## RegFile
module RegFile(  
   input clk,
   input reset,
   input [3:0] A1,
   input [3:0] A2,
   input [3:0] A3,    
   input [31:0] WD3,  
   input RegWrite,    
   input [31:0] PCPlus8,    
   output [31:0] RD1,    
   output [31:0] RD2    
   );
Size: roughly 2,300 cells after synthesis, about 510 flip-flops, roughly 140 I/O pins, roughly 27,000 um^2 of cells after synthesis.
clock: 6.0 ns
lec_check: 0
cap_margin: 20
core_margin: 2
core_utilization: 50
slew_margin: 20
run.sh (not shown) runs the stock make flow with config.mk's settings and CLKGATE_MAP_FILE=.
The starting point ran to the end with no violations.
==> next run, changes <==
--- a/flow/config.mk
+++ b/flow/config.mk
@@ -7,5 +7,12 @@
 export LEC_CHECK = 0
 export CAP_MARGIN = 20
+export CORE_ASPECT_RATIO = 0.7
 export CORE_MARGIN = 2
-export CORE_UTILIZATION = 50
+export CORE_UTILIZATION = 68
+export CTS_CLUSTER_SIZE = 63
+export GPL_TIMING_DRIVEN = 1
+export MAX_ROUTING_LAYER = met4
+export PLACE_DENSITY = 0.91
+export SETUP_SLACK_MARGIN = 0.76
 export SLEW_MARGIN = 20
+export TNS_END_PERCENT = 100
==> flow/constraint.sdc (replaced) <==
create_clock -name core_clock -period 4.17 [get_ports {clk}]
set_input_delay 0.8340 -clock core_clock [delete_from_list [all_inputs] [get_ports {clk}]]
set_output_delay 0.8340 -clock core_clock [all_outputs]
set_load 0.01 [all_outputs]
The new run finished with timing, DRC and antenna clean.
Design area increases by 6.1%.
First-iteration DRC count is higher by 130%.
Synthesized cell count stays the same.
Clock power climbs by 45%.
==> next run, changes <==
==> flow/config.mk (replaced) <==
export PLATFORM = sky130hd
export DESIGN_NAME = RegFile
export DESIGN_NICKNAME = RegFile
export VERILOG_FILES = /design/flow/design.v
export SDC_FILE = /design/flow/constraint.sdc
export NUM_CORES = 4
export LEC_CHECK = 0
export CAP_MARGIN = 20
export CORE_MARGIN = 2
export CORE_UTILIZATION = 40
export HOLD_SLACK_MARGIN = 0.11
export SLEW_MARGIN = 20
==> flow/constraint.sdc (replaced) <==
create_clock -name core_clock -period 8.67 [get_ports {clk}]
set_input_delay 1.7340 -clock core_clock [delete_from_list [all_inputs] [get_ports {clk}]]
set_output_delay 1.7340 -clock core_clock [all_outputs]
set_load 0.01 [all_outputs]
The new run completed without violations; non-clock buffer count fell by 167; total power fell by 53%; setup slack gets better by 1200 ps; wire length fell by 11%; design area fell by 5.8%; final cell count rose by about 6%; first-iteration DRC count fell by about 50%; area after synthesis does not change.


job 7621:
The RTL this note starts from:
==> flow/design.v <==
module RegFile(  
   input clk,
   input reset,
   input [3:0] A1,
   input [3:0] A2,
   input [3:0] A3,    
   input [31:0] WD3,  
   input RegWrite,    
   input [31:0] PCPlus8,    
   output [31:0] RD1,    
   output [31:0] RD2    
   );
   reg[31:0] R[15:0]; 
   integer i;
   always @ (posedge clk or posedge reset)
   begin   
         if (reset) 
         begin
            for (i=0; i<16 ;i=i+1)
            begin
				R[i] <= 32'b0;
            end
         end
         else 
         begin         
            if(RegWrite == 1'b1) begin  
               R[A3] <= WD3;
            end
            R[15] <= PCPlus8;
         end
   end
   assign RD1 = R[A1];
   assign RD2 = R[A2];
endmodule
clock: 3.05 ns
lec_check: 0
cap_margin: 20
core_margin: 2
core_utilization: 70
cts_cluster_size: 36
setup_slack_margin: 0.91
slew_margin: 20
Job 7621: it failed during global routing (5_1_grt), and the tool reported GRT-0232.
Modified inputs, job 8004 compared to job 7621
- clearing CTS_CLUSTER_SIZE, which used to be 36
- clearing SETUP_SLACK_MARGIN, which used to be 0.91
- swapping 70 for 58 in CORE_UTILIZATION
- swapping 3.05 for 5.61 in the clock period (ns, I/O delays scaled along)
### Flow results
In job 8004 the number of cells upsized or downsized after cts turned out 544 lower than in job 7621. Job 8004 did not stop at any stage, and its layout met the timing, DRC and antenna checks. Taking job 7621 as the reference point, the row count of job 8004 rises by about 10%. Between job 7621 and job 8004, the flow reports number of clock buffers inserted by TritonCTS increasing by a few percent. Comparing job 8004 against job 7621, there is no change at all in maximum number of buffers from clock root to sink.
Input changes introduced in job 7262 (baseline for comparison: job 8004):
- SETUP_SLACK_MARGIN newly set to 0.91
- CTS_CLUSTER_SIZE newly set to 39
- CORE_UTILIZATION changed from 58 to 72
- the clock period (ns, I/O delays scaled along) changed from 5.61 to 3.05
==> comparison <==
Taking job 8004 as 1.0, job 7262 lands at 0.807 on area of the core.
Number of cells produced by synthesis: job 7262 vs job 8004 — no meaningful difference
Job 7262 vs. job 8004: mux share of post-synthesis cell area shows no meaningful change; die size decreased by about 20% relative to the old numbers; synthesis area per yosys comparable; total instance count after detailed placement +2.9%.
Diff job 8004 -> job 7262: area of placed instances increased about 9%, floorplan row count decreased 8, final weighted congestion in routability-driven placement increased 3.3%.
Looking at pre-CTS worst setup slack, job 7262 sits 1.25 ns below job 8004.
Relative to job 8004, half-perimeter wire length after placement has increased by 8.2% in job 7262.
Run status, job 7262: aborted in clock tree synthesis (4_1_cts), error DPL-0033
Setup changes, job 7262 to job 3712
- CORE_UTILIZATION: 72 -> 50
- HOLD_SLACK_MARGIN: unset -> 0.18
- ABC_AREA: unset -> 1
- CORE_ASPECT_RATIO: unset -> 0.61
- MAX_ROUTING_LAYER: unset -> met4
- CORE_MARGIN: 2 -> 5
- CTS_CLUSTER_DIAMETER: unset -> 99
- SETUP_SLACK_MARGIN: 0.91 -> unset
- CTS_CLUSTER_SIZE: 39 -> unset
- the clock period (ns, I/O delays scaled along): 3.05 -> 6.0
==> comparison <==
Every stage of the flow completed for job 3712, and the final layout passed the timing, DRC and antenna checks. Job 3712: area fraction in compound gates after synthesis is 7.7 points lower than what job 7262 reported. Against job 7262, weighted congestion at the end of routability-driven global placement in job 3712 fell by more than 10%. Job 3712 — die extent in x 57% higher, job 7262 as reference.
Setup changes, job 3712 to job 133
- swapping 5 for 2 in CORE_MARGIN
- putting GPL_TIMING_DRIVEN at 1 where nothing was set
- clearing CTS_CLUSTER_DIAMETER, which used to be 99
- putting SETUP_SLACK_MARGIN at 0.37 where nothing was set
- clearing HOLD_SLACK_MARGIN, which used to be 0.18
- clearing ABC_AREA, which used to be 1
- putting TNS_END_PERCENT at 100 where nothing was set
- swapping 0.61 for 0.7 in CORE_ASPECT_RATIO
- swapping 50 for 58 in CORE_UTILIZATION
- swapping 6.0 for 4.33 in the clock period (ns, I/O delays scaled along)
### Flow results
Job 133 completed every stage of the flow, and the final layout passed the timing, DRC and antenna checks. Job 3712 → job 133: post-synthesis cell count from yosys moved down, count of plain and timing-repair buffers climbed 47%. Diff job 3712 -> job 133: routed wire length rose by about 0.54%, wire length per cell after detailed routing rose by about 50%. The core of job 133 is more densely filled than that of job 3712. Number of cells in the design after placement: job 133 and job 3712 compared, higher one is job 3712.


RTL: the design.v shown in full above, as it stands there.
Settings: LEC_CHECK=0, CAP_MARGIN=5, CORE_MARGIN=2, CORE_UTILIZATION=70, CTS_CLUSTER_SIZE=34, HOLD_SLACK_MARGIN=-0.09, SETUP_SLACK_MARGIN=0.79, SLEW_MARGIN=20; clock period 3.12 ns.
The starting point aborted during 5_1_grt on GRT-0232.
==> next run, changes <==
- CAP_MARGIN: 5 -> 20
- CORE_UTILIZATION: 70 -> 50
- CTS_CLUSTER_SIZE: 34 -> default
- HOLD_SLACK_MARGIN: -0.09 -> default
- SETUP_SLACK_MARGIN: 0.79 -> default
- clock period: 3.12 -> 5.61 ns (I/O delays scaled with it)
Result: With this change the flow ran to the end with no violations. Synthesized cell count does not change. Area after synthesis does not change. Die area rises by about 40%.
==> next run, changes <==
- CAP_MARGIN: 20 -> 5
- CORE_UTILIZATION: 50 -> 70
- CTS_CLUSTER_SIZE: default -> 34
- clock period: 5.61 -> 3.12 ns (I/O delays scaled with it)
Outcome: The new run finished with setup timing left; via count went up by 14%; utilization went up by 30 points; power went up by 84%.


Setup of v40:
Starts from the design.v that is shown in full above.
==> flow/config.mk <==
export PLATFORM = sky130hd
export DESIGN_NAME = RegFile
export DESIGN_NICKNAME = RegFile
export VERILOG_FILES = /design/flow/design.v
export SDC_FILE = /design/flow/constraint.sdc
export NUM_CORES = 4
export LEC_CHECK = 0
export ABC_AREA = 0
export CAP_MARGIN = 5
export CORE_MARGIN = 2
export CORE_UTILIZATION = 72
export CTS_CLUSTER_DIAMETER = 317
export CTS_CLUSTER_SIZE = 34
export GPL_ROUTABILITY_DRIVEN = 0
export HOLD_SLACK_MARGIN = -0.09
export SETUP_SLACK_MARGIN = 0.91
export SLEW_MARGIN = 20
==> flow/constraint.sdc <==
create_clock -name core_clock -period 3.12 [get_ports {clk}]
set_input_delay 0.6240 -clock core_clock [delete_from_list [all_inputs] [get_ports {clk}]]
set_output_delay 0.6240 -clock core_clock [all_outputs]
set_load 0.01 [all_outputs]
Run status, v40: aborted in global routing, error GRT-0232
diff inputs: v40 => v14
- ABC_AREA no longer set, was 0
- CTS_CLUSTER_DIAMETER no longer set, was 317
- CORE_UTILIZATION now 70, was 72
- HOLD_SLACK_MARGIN no longer set, was -0.09
- CTS_CLUSTER_SIZE now 37, was 34
- CAP_MARGIN now 20, was 5
- GPL_ROUTABILITY_DRIVEN no longer set, was 0
- the clock period (ns, I/O delays scaled along) now 3.05, was 3.12
==> results <==
Run status, v14: aborted in global routing, error GRT-0232
Going from v40 to v14, synthesized area per cell closely matched the old numbers, post-synthesis chip area from yosys stayed essentially flat, total CTS buffers up 34.
The following lists how v43 was set up differently from v14:
- putting HOLD_SLACK_MARGIN at 0.11 where nothing was set
- clearing CTS_CLUSTER_SIZE, which used to be 37
- clearing SETUP_SLACK_MARGIN, which used to be 0.91
- putting TNS_END_PERCENT at 40 where nothing was set
- swapping 70 for 40 in CORE_UTILIZATION
- putting GPL_TIMING_DRIVEN at 0 where nothing was set
- putting CELL_PAD_IN_SITES_GLOBAL_PLACEMENT at 3 where nothing was set
- swapping 3.05 for 8.67 in the clock period (ns, I/O delays scaled along)
- Of v14 and v43, only v43 finishes the flow clean.
- v14 got as far as global routing, where a tool error ended the run.
- Number of unique standard cell types used by synthesis came out exactly the same in v43 and v14.
- Between v14 and v43, the number of nets at floorplan does not differ in any meaningful way.
- v14 -> v43: number of buffer cells added on primary ports decreased by a few percent
- Delta(HPWL reported at the end of detailed placement, v43 - v14) > 0
- Diff v43..v14 | post-synth design cell area | unchanged
- Between v43 and v14, it is v43 whose total die size is higher, by 30,000 µm².
- Relative to v14, the initial standard-cell utilization of the core of v43 is lower by 30 points.
[inputs] v41 vs v43
- changing CAP_MARGIN from 20 to 5
- setting GPL_ROUTABILITY_DRIVEN to 0 for the first time
- removing TNS_END_PERCENT (formerly 40)
- changing HOLD_SLACK_MARGIN from 0.11 to -0.09
- setting CTS_CLUSTER_DIAMETER to 317 for the first time
- removing GPL_TIMING_DRIVEN (formerly 0)
- setting ABC_AREA to 0 for the first time
- setting SETUP_SLACK_MARGIN to 0.7 for the first time
- removing CELL_PAD_IN_SITES_GLOBAL_PLACEMENT (formerly 3)
- setting CTS_CLUSTER_SIZE to 34 for the first time
- changing CORE_UTILIZATION from 40 to 70
- changing the clock period (ns, I/O delays scaled along) from 8.67 to 3.12
--- outcome ---
For v41, the flow was terminated by a tool error in global routing and produced no final design.
v41 -> v43: hold-fix buffer count after cts delta 0, exact match
Per the comparison of v41 with v43, number of cells in the design after placement shrank by 316; number of primary I/O pins level.
Modified inputs, v44 compared to v41
- setting MAX_ROUTING_LAYER to met4 for the first time
- changing CORE_UTILIZATION from 70 to 72
[summary]
The log for v41 ends in global routing with error ODB-0269, so the run never completed. Flow for v44 halted at global routing, error code GRT-0232. Changes observed in v44 relative to v41: post-synthesis cell area essentially unchanged; placement-stage worst setup slack up 0.021 ns; post-placement cell count stayed essentially flat; number of rows in the core area lower. Count of cells resized by post-cts repair: v44 < v41.
No activity file was given, so power comes from the tool's default toggle rates.
